## bitonic_top
module bitonic_top
#(parameter NUM_INPUT = 16, DATA_WIDTH = 8)
(clk, reset, data_in, valid, done, data_out);
input clk;
input reset;
input [NUM_INPUT * DATA_WIDTH - 1:0] data_in;
input valid;
output done;
output [NUM_INPUT * DATA_WIDTH - 1:0] data_out;
localparam STAGES = $clog2(NUM_INPUT);
localparam ALL_WIDTH = NUM_INPUT * DATA_WIDTH;
wire [ALL_WIDTH - 1:0] stage_data [STAGES:0];
wire [STAGES:0] stage_ready;
assign stage_data[0] = data_in;
assign stage_ready[0] = valid;
assign done = stage_ready[STAGES] == 1;
assign data_out = stage_data[STAGES];
genvar i_stage;
genvar i_block;
generate for(i_stage = 0; i_stage < STAGES; i_stage = i_stage + 1) begin : stages_gen
	localparam BLOCK_COUNT = NUM_INPUT/(2**(i_stage+1));
	localparam BLOCK_DWIDTH = DATA_WIDTH*2**(i_stage+1);
	localparam BLOCK_DEPTH = i_stage + 1;
	wire [BLOCK_COUNT - 1:0] blks_done;
	assign stage_ready[i_stage+1] = &blks_done;
	for(i_block = 0; i_block < BLOCK_COUNT; i_block = i_block + 1) begin
		wire [BLOCK_DWIDTH-1:0] block_in;
		wire [BLOCK_DWIDTH-1:0] block_out;
		assign block_in = stage_data[i_stage][BLOCK_DWIDTH*(i_block+1)-1-:BLOCK_DWIDTH];
		assign stage_data[i_stage+1][BLOCK_DWIDTH*(i_block+1)-1-:BLOCK_DWIDTH] = block_out;
		bitonic_block #(.DATA_WIDTH(DATA_WIDTH), .BLOCK_DEPTH(BLOCK_DEPTH), .POLARITY(i_block%2)) blk_const (.clk(clk), .reset(reset), .data_in(block_in), .data_out(block_out), .done(blks_done[i_block]), .valid(stage_ready[i_stage]));
	end
end endgenerate
endmodule
Size: roughly 1300 flip-flops, ~260 I/O pins.
make LEC_CHECK=0 ABC_AREA=1 CAP_MARGIN=20 CORE_MARGIN=8 CORE_UTILIZATION=68 CTS_CLUSTER_DIAMETER=42 CTS_CLUSTER_SIZE=14 GPL_TIMING_DRIVEN=1 HOLD_SLACK_MARGIN=-0.05 PLACE_DENSITY_LB_ADDON=0.11 SETUP_SLACK_MARGIN=-0.09 SLEW_MARGIN=25 finish   # period 3.0 ns
run.sh (not shown) runs the stock make flow with config.mk's settings and CLKGATE_MAP_FILE=.
The baseline passed the timing, DRC and antenna checks.
Rerun with:
- ABC_AREA: 1 -> default
- CORE_MARGIN: 8 -> 2
- CORE_UTILIZATION: 68 -> 72
- CTS_CLUSTER_DIAMETER: 42 -> default
- CTS_CLUSTER_SIZE: 14 -> default
- GPL_TIMING_DRIVEN: 1 -> default
- HOLD_SLACK_MARGIN: -0.05 -> default
- PLACE_DENSITY: default -> 0.95
- PLACE_DENSITY_LB_ADDON: 0.11 -> default
- SETUP_SLACK_MARGIN: -0.09 -> default
- SLEW_MARGIN: 25 -> 20
- clock period: 3.0 -> 2.45 ns (I/O delays scaled with it)
Result: Now the flow aborted during global routing (5_1_grt). Die area goes down by 5.3%. Area after synthesis rises by 7.8%. Synthesized cell count came out lower by 19%.

The RTL this note starts from:
==> flow/design.v <==
module bitonic_comp #(parameter DATA_WIDTH = 8, POLARITY = 0)
(clk, reset, valid, A, B, H, L, done);
input clk;
input reset;
input valid;
input [DATA_WIDTH-1:0] A;
input [DATA_WIDTH-1:0] B;
output [DATA_WIDTH-1:0] H;
output [DATA_WIDTH-1:0] L;
output done;
reg [DATA_WIDTH-1:0] H_r;
reg [DATA_WIDTH-1:0] L_r;
reg done_r;
wire comp;
assign comp = A < B;
assign H = H_r;
assign L = L_r;
assign done = done_r;
always @(posedge clk) begin
	if(reset) begin
		H_r <= 0;
		L_r <= 0;
		done_r <= 0;
	end else if(valid) begin
		if(POLARITY) begin
			H_r <= comp ? B : A;
			L_r <= comp ? A : B;
		end else begin
			H_r <= comp ? A : B;
			L_r <= comp ? B : A;
		end
		done_r <= 1;
	end else begin
		H_r <= 0;
		L_r <= 0;
		done_r <= 0;
	end
end
endmodule
module bitonic_node #(parameter DATA_WIDTH = 8, NODE_ORDER = 1, NODE_DWIDTH = 8, POLARITY = 1)
(clk, reset, valid, data_in, done, data_out);
input clk;
input reset;
input valid;
input [NODE_DWIDTH-1:0] data_in;
output done;
output [NODE_DWIDTH-1:0] data_out;
localparam NUM_COMP = 2**(NODE_ORDER-1);
genvar i_comp;
wire [NUM_COMP-1:0] nodes_done;
assign done = &nodes_done;
generate for(i_comp = 0; i_comp < NUM_COMP; i_comp = i_comp + 1) begin : comp_gen
	wire [DATA_WIDTH-1:0] A;
	wire [DATA_WIDTH-1:0] B;
	wire [DATA_WIDTH-1:0] H;
	wire [DATA_WIDTH-1:0] L;
	assign A = data_in[DATA_WIDTH*(i_comp + 1)-1-:DATA_WIDTH];
	assign B = data_in[DATA_WIDTH*(i_comp + 1 + NUM_COMP)-1-:DATA_WIDTH];
	assign data_out[DATA_WIDTH*(i_comp + 1)-1-:DATA_WIDTH] = H;
	assign data_out[DATA_WIDTH*(i_comp + 1 + NUM_COMP)-1-:DATA_WIDTH] = L;
	bitonic_comp #(.DATA_WIDTH(DATA_WIDTH), .POLARITY(POLARITY)) comp_constr (.clk(clk), .reset(reset), .valid(valid), .A(A), .B(B), .H(H), .L(L), .done(nodes_done[i_comp]));
end endgenerate
endmodule
module bitonic_block
#(parameter DATA_WIDTH = 8, BLOCK_DEPTH = 1, POLARITY = 0)
(clk, reset, data_in, valid, done, data_out);
input clk;
input reset;
input [2**BLOCK_DEPTH*DATA_WIDTH-1:0] data_in;
input valid;
output done;
output [2**BLOCK_DEPTH*DATA_WIDTH-1:0] data_out;
localparam T_WIDTH = 2**BLOCK_DEPTH*DATA_WIDTH;
localparam STATE_NUMS = $clog2(BLOCK_DEPTH + 1);
wire [T_WIDTH-1:0] bstage_outs [BLOCK_DEPTH:0];
wire [BLOCK_DEPTH:0] bstage_ready;
assign bstage_outs[0] = data_in;
assign bstage_ready[0] = valid;
assign done = bstage_ready[BLOCK_DEPTH] == 1;
assign data_out = done ? bstage_outs[BLOCK_DEPTH] : 0;
genvar i_bstage;
genvar i_node;
generate for(i_bstage = 0; i_bstage < BLOCK_DEPTH; i_bstage = i_bstage + 1) begin : bstage_gen
	localparam n_nodes = 2**i_bstage;
	wire [n_nodes-1:0] nodes_ready;
	assign bstage_ready[i_bstage + 1] = &nodes_ready;
	for(i_node = 0; i_node < n_nodes; i_node = i_node + 1) begin : node_gen
		localparam NODE_DWIDTH = DATA_WIDTH * 2**(BLOCK_DEPTH - i_bstage);
		wire [NODE_DWIDTH-1:0] node_data_in;
		assign node_data_in = bstage_outs[i_bstage][NODE_DWIDTH*(i_node+1)-1-:NODE_DWIDTH];
		wire [NODE_DWIDTH-1:0] node_data_out;
		bitonic_node #(.DATA_WIDTH(DATA_WIDTH), .NODE_ORDER(BLOCK_DEPTH - i_bstage), .NODE_DWIDTH(NODE_DWIDTH), .POLARITY(POLARITY)) node_constr (.clk(clk), .reset(reset), .valid(bstage_ready[i_bstage]), .data_in(node_data_in), .done(nodes_ready[i_node]), .data_out(node_data_out));
		assign bstage_outs[i_bstage+1][NODE_DWIDTH*(i_node+1)-1-:NODE_DWIDTH] = node_data_out;
	end
end endgenerate
endmodule
module bitonic_top
#(parameter NUM_INPUT = 16, DATA_WIDTH = 8)
(clk, reset, data_in, valid, done, data_out);
input clk;
input reset;
input [NUM_INPUT * DATA_WIDTH - 1:0] data_in;
input valid;
output done;
output [NUM_INPUT * DATA_WIDTH - 1:0] data_out;
localparam STAGES = $clog2(NUM_INPUT);
localparam ALL_WIDTH = NUM_INPUT * DATA_WIDTH;
wire [ALL_WIDTH - 1:0] stage_data [STAGES:0];
wire [STAGES:0] stage_ready;
assign stage_data[0] = data_in;
assign stage_ready[0] = valid;
assign done = stage_ready[STAGES] == 1;
assign data_out = stage_data[STAGES];
genvar i_stage;
genvar i_block;
generate for(i_stage = 0; i_stage < STAGES; i_stage = i_stage + 1) begin : stages_gen
	localparam BLOCK_COUNT = NUM_INPUT/(2**(i_stage+1));
	localparam BLOCK_DWIDTH = DATA_WIDTH*2**(i_stage+1);
	localparam BLOCK_DEPTH = i_stage + 1;
	wire [BLOCK_COUNT - 1:0] blks_done;
	assign stage_ready[i_stage+1] = &blks_done;
	for(i_block = 0; i_block < BLOCK_COUNT; i_block = i_block + 1) begin
		wire [BLOCK_DWIDTH-1:0] block_in;
		wire [BLOCK_DWIDTH-1:0] block_out;
		assign block_in = stage_data[i_stage][BLOCK_DWIDTH*(i_block+1)-1-:BLOCK_DWIDTH];
		assign stage_data[i_stage+1][BLOCK_DWIDTH*(i_block+1)-1-:BLOCK_DWIDTH] = block_out;
		bitonic_block #(.DATA_WIDTH(DATA_WIDTH), .BLOCK_DEPTH(BLOCK_DEPTH), .POLARITY(i_block%2)) blk_const (.clk(clk), .reset(reset), .data_in(block_in), .data_out(block_out), .done(blks_done[i_block]), .valid(stage_ready[i_stage]));
	end
end endgenerate
endmodule
Settings: LEC_CHECK=0, CAP_MARGIN=25, CELL_PAD_IN_SITES_GLOBAL_PLACEMENT=1, CORE_ASPECT_RATIO=1.17, CORE_MARGIN=5, CORE_UTILIZATION=35, CTS_CLUSTER_DIAMETER=175, GPL_ROUTABILITY_DRIVEN=1, GPL_TIMING_DRIVEN=0, HOLD_SLACK_MARGIN=0.26, MAX_ROUTING_LAYER=met4, SETUP_SLACK_MARGIN=0.06, SLEW_MARGIN=0, TNS_END_PERCENT=50; clock period 1.66 ns.
The starting point finished but fails on negative setup slack.
Change:
CAP_MARGIN = 20   (was 25)
CELL_PAD_IN_SITES_GLOBAL_PLACEMENT = unset   (was 1)
CORE_ASPECT_RATIO = unset   (was 1.17)
CORE_MARGIN = 10   (was 5)
CORE_UTILIZATION = 40   (was 35)
CTS_CLUSTER_DIAMETER = unset   (was 175)
GPL_ROUTABILITY_DRIVEN = unset   (was 1)
HOLD_SLACK_MARGIN = unset   (was 0.26)
MAX_ROUTING_LAYER = unset   (was met4)
SETUP_SLACK_MARGIN = unset   (was 0.06)
SLEW_MARGIN = 20   (was 0)
TNS_END_PERCENT = unset   (was 50)
clock period = 3.0 ns   (was 1.66 ns; I/O delays follow)
Effect: With this change the flow completed without violations. Global-route usage is lower by 2.5 points. Cell count is lower by 6.3%. Power is lower by 48%. Die area is lower by 8.3%. Critical path depth stays the same. Sequential share of layout area is higher by 3.6 points.
Change:
CORE_MARGIN = 2   (was 10)
CORE_UTILIZATION = 48   (was 40)
GPL_TIMING_DRIVEN = unset   (was 0)
clock period = 2.79 ns   (was 3.0 ns; I/O delays follow)
Effect:
- The changed run passed the timing, DRC and antenna checks
- wire length came out lower by about 22%
- sequential power climbs by about 7%
- via count is lower by about 6%
- critical path depth is lower by 10
- combinational power went down by about 3%
- hold slack degrades by 0.050 ns
- final area went down by about 1.9%
- clock skew fell by 0.018 ns
- total power came out higher by 8.9%
Change:
CAP_MARGIN = 15   (was 20)
CORE_UTILIZATION = 72   (was 48)
SETUP_SLACK_MARGIN = 0.31   (was unset)
clock period = 2.45 ns   (was 2.79 ns; I/O delays follow)
=> The changed run produced a layout that fails on negative setup slack. Count of clock-buffer cells in the layout decreases by 7. Utilization increases by 32 points. Synthesized cell count stays the same. Register-to-register slack got worse by 0.34 ns. Die area decreases by a quarter to a third. Global-route usage increases by 13 points. Worst setup slack got worse by 0.32 ns. Sequential cell count does not change. Cell area increases by a few percent. Clock power increases by a little under a tenth. Via count increases by roughly a tenth.

build 15:
// bitonic_top: RTL as listed in full above, without the edits since
make LEC_CHECK=0 CAP_MARGIN=20 CORE_MARGIN=2 CORE_UTILIZATION=72 CTS_CLUSTER_SIZE=51 PLACE_DENSITY_LB_ADDON=0.0 SETUP_SLACK_MARGIN=0.2 SLEW_MARGIN=20 finish   # period 0.661 ns
Build 15 did not finish; the tool stopped in global routing (5_1_grt) with error GRT-0116.
Input-level comparison between build 43 and build 15:
--- a/flow/config.mk
+++ b/flow/config.mk
@@ -7,8 +7,8 @@
 export LEC_CHECK = 0
-export CAP_MARGIN = 20
+export ABC_AREA = 1
+export CAP_MARGIN = 10
 export CORE_MARGIN = 2
 export CORE_UTILIZATION = 72
-export CTS_CLUSTER_SIZE = 51
-export PLACE_DENSITY_LB_ADDON = 0.0
-export SETUP_SLACK_MARGIN = 0.2
+export CTS_CLUSTER_DIAMETER = 213
+export CTS_CLUSTER_SIZE = 15
 export SLEW_MARGIN = 20
==> flow/constraint.sdc <==
create_clock -name core_clock -period 2.29 [get_ports {clk}]
set_input_delay 0.4580 -clock core_clock [delete_from_list [all_inputs] [get_ports {clk}]]
set_output_delay 0.4580 -clock core_clock [all_outputs]
set_load 0.01 [all_outputs]
Findings:
Of build 15 and build 43, only build 15 never reached the final stage. Post-synthesis simple-gate area fraction came out higher on build 43 than on build 15. Diff build 15 -> build 43: synthesized-area fraction occupied by adder cells now sits higher, mux share of post-synthesis cell area now sits lower.
--- input diff build 43..build 97 ---
--- a/flow/config.mk
+++ b/flow/config.mk
@@ -7,8 +7,5 @@
 export LEC_CHECK = 0
-export ABC_AREA = 1
-export CAP_MARGIN = 10
+export CAP_MARGIN = 20
 export CORE_MARGIN = 2
-export CORE_UTILIZATION = 72
-export CTS_CLUSTER_DIAMETER = 213
-export CTS_CLUSTER_SIZE = 15
+export CORE_UTILIZATION = 66
 export SLEW_MARGIN = 20
==> flow/constraint.sdc <==
create_clock -name core_clock -period 1.71 [get_ports {clk}]
set_input_delay 0.3420 -clock core_clock [delete_from_list [all_inputs] [get_ports {clk}]]
set_output_delay 0.3420 -clock core_clock [all_outputs]
set_load 0.01 [all_outputs]
[summary]
Each of build 43 and build 97 falls short of a clean finish.
Finished, but not clean: build 97, with setup timing.
On build 97: post-synthesis sequential area ratio is 2.7 points lower than what build 43 gave.
Build 97: minimum setup slack in the final design is 1.65 ns lower than what build 43 reported.
Die size delta (build 97 − build 43): unfavourable
Between build 43 and build 97, met2 usage increased.
## Diff of input files: build 58 against build 97
--- a/flow/config.mk
+++ b/flow/config.mk
@@ -9,3 +9,3 @@
 export CORE_MARGIN = 2
-export CORE_UTILIZATION = 66
+export CORE_UTILIZATION = 40
 export SLEW_MARGIN = 20
==> flow/constraint.sdc <==
create_clock -name core_clock -period 2.79 [get_ports {clk}]
set_input_delay 0.5580 -clock core_clock [delete_from_list [all_inputs] [get_ports {clk}]]
set_output_delay 0.5580 -clock core_clock [all_outputs]
set_load 0.01 [all_outputs]
Findings:
- Build 58: all stages complete, timing, DRC and antenna checks passed
- Going from build 97 to build 58, overall power lost 40%; share of the core filled by cells before placement lost 26 points; combinational power lost about 60%.
- Build 97 → build 58: share of the final layout cell area in multi-input gates saw an increase; power share of the clock group saw an increase; core utilization saw a decrease; global-route usage saw a decrease.
- Against build 97, build 58 comes in 549 lower on post-layout instance count excluding filler cells.
- Switching share of power: build 58 < build 97
- Build 97 vs build 58, heaviest power group: registers vs the clock network

job 2843:
// bitonic_top: RTL as listed in full above, without the edits since
Settings: LEC_CHECK=0, CAP_MARGIN=10, CORE_MARGIN=2, CORE_UTILIZATION=72, SETUP_SLACK_MARGIN=0.7, SLEW_MARGIN=20; clock period 2.45 ns.
Tool error ODB-0269 stopped job 2843 during global routing (5_1_grt); no final results.
Changes in job 456 relative to job 2843:
- an added PLACE_DENSITY of 0.35
- a deleted SETUP_SLACK_MARGIN that had been 0.7
- a change of CORE_UTILIZATION from 72 to 65
- a change of CAP_MARGIN from 10 to 20
- a change of the clock period (ns, I/O delays scaled along) from 2.45 to 3.33
[summary]
- Job 456 completed every stage of the flow, and the final layout passed the timing, DRC and antenna checks.
- Taking job 2843 as the reference, in job 456 site row count saw an increase; share of synthesized cell area in and-or and or-and compound cells saw little to no change; core area saw an increase.
- | total clock buffers created by CTS | higher: job 456 |
- Of job 456 and job 2843, job 456 shows the lower number of placed cells counting well taps, with job 2843 above it.
- HPWL after detailed placement | job 456 below job 2843
- [compare] base=job 2843 new=job 456: die area went up about 10%; die extent in x went up by 5.2%; pre-placement core utilization shrank by 7.5 points.
#### Input delta (job 8147 over job 456)
- a change of CORE_UTILIZATION from 65 to 15
- a deleted PLACE_DENSITY that had been 0.35
- a change of the clock period (ns, I/O delays scaled along) from 3.33 to 4.23
[summary]
The final layouts of job 456 and job 8147 pass the timing, DRC and antenna checks. The post-CTS clock slew at the launch and capture registers of the worst setup and hold paths on job 456 is in line with that on job 8147. Comparing job 456 and job 8147, the higher critical path depth was measured on job 456. The final reports for job 8147 and job 456 show worst hold slack higher in the former. Compared to job 456, job 8147 has sum of internal, switching and leakage power 23% lower. Per-cell routed wire length: job 8147 < job 456. Side by side, global routing met1 resource utilization turned out lower in job 8147 than in job 456. Taking job 456 as the reference, in job 8147 growth of design area from synthesis to finish +6.4 points, total routed wirelength saw an increase, first-pass GRT wire length saw an increase.
The following lists how job 6216 was set up differently from job 8147:
- HOLD_SLACK_MARGIN now -0.06, previously not set
- CORE_UTILIZATION now 72, was 15
- SETUP_SLACK_MARGIN now -0.17, previously not set
- CTS_CLUSTER_DIAMETER now 104, previously not set
- CAP_MARGIN now 15, was 20
- TNS_END_PERCENT now 80, previously not set
- the clock period (ns, I/O delays scaled along) now 2.31, was 4.23
### Flow results
The flow for job 6216 finished, though final verification flagged negative setup slack.
For job 6216, the kind of critical path was reg2reg, unlike job 8147, where it was reg2out.
Comparing fraction of power consumed by sequential logic for job 8147 and job 6216, the smaller number came from job 6216.
Setup violation total in the final timing report came out higher on job 6216 than on job 8147.
Job 6216 vs. job 8147: core area went down by 0.40 mm2.
Measured against each other, job 8147 and job 6216 differ in wire length reported by the detailed router, the lower figure coming from job 8147.
Delay contributed by the slowest stage of the critical path was lower in the run labelled job 6216.
Going from job 8147 to job 6216, the cell area was found to have gone up by about 0.66%.
Job 8147 leaves more setup margin than job 6216.
Modified inputs, job 5460 compared to job 6216
- SETUP_SLACK_MARGIN: -0.17 -> 0.59
- HOLD_SLACK_MARGIN: -0.06 -> unset
- TNS_END_PERCENT: 80 -> unset
- CTS_CLUSTER_DIAMETER: 104 -> unset
- CORE_UTILIZATION: 72 -> 40
- CAP_MARGIN: 15 -> 20
- the clock period (ns, I/O delays scaled along): 2.31 -> 2.79
Notes after the runs:
Diff job 6216 -> job 5460 | met1 track utilization from global routing | decrease of 18 points
Job 5460 | status: complete | timing, DRC, antenna: pass
Going from job 6216 to job 5460, worst hold slack now sits higher, layout-stage area growth over the synthesis result saw an increase.
Going from job 6216 to job 5460, count of non-filler cells in the finished layout shows an increase of 807, critical path depth shows a reduction of 2, post-cts sizing count shows a reduction of 130, horizontal extent of the die shows an increase of 34%.
All-layer global routing usage on job 5460 is down relative to job 6216.
No activity file was given, so power comes from the tool's default toggle rates.
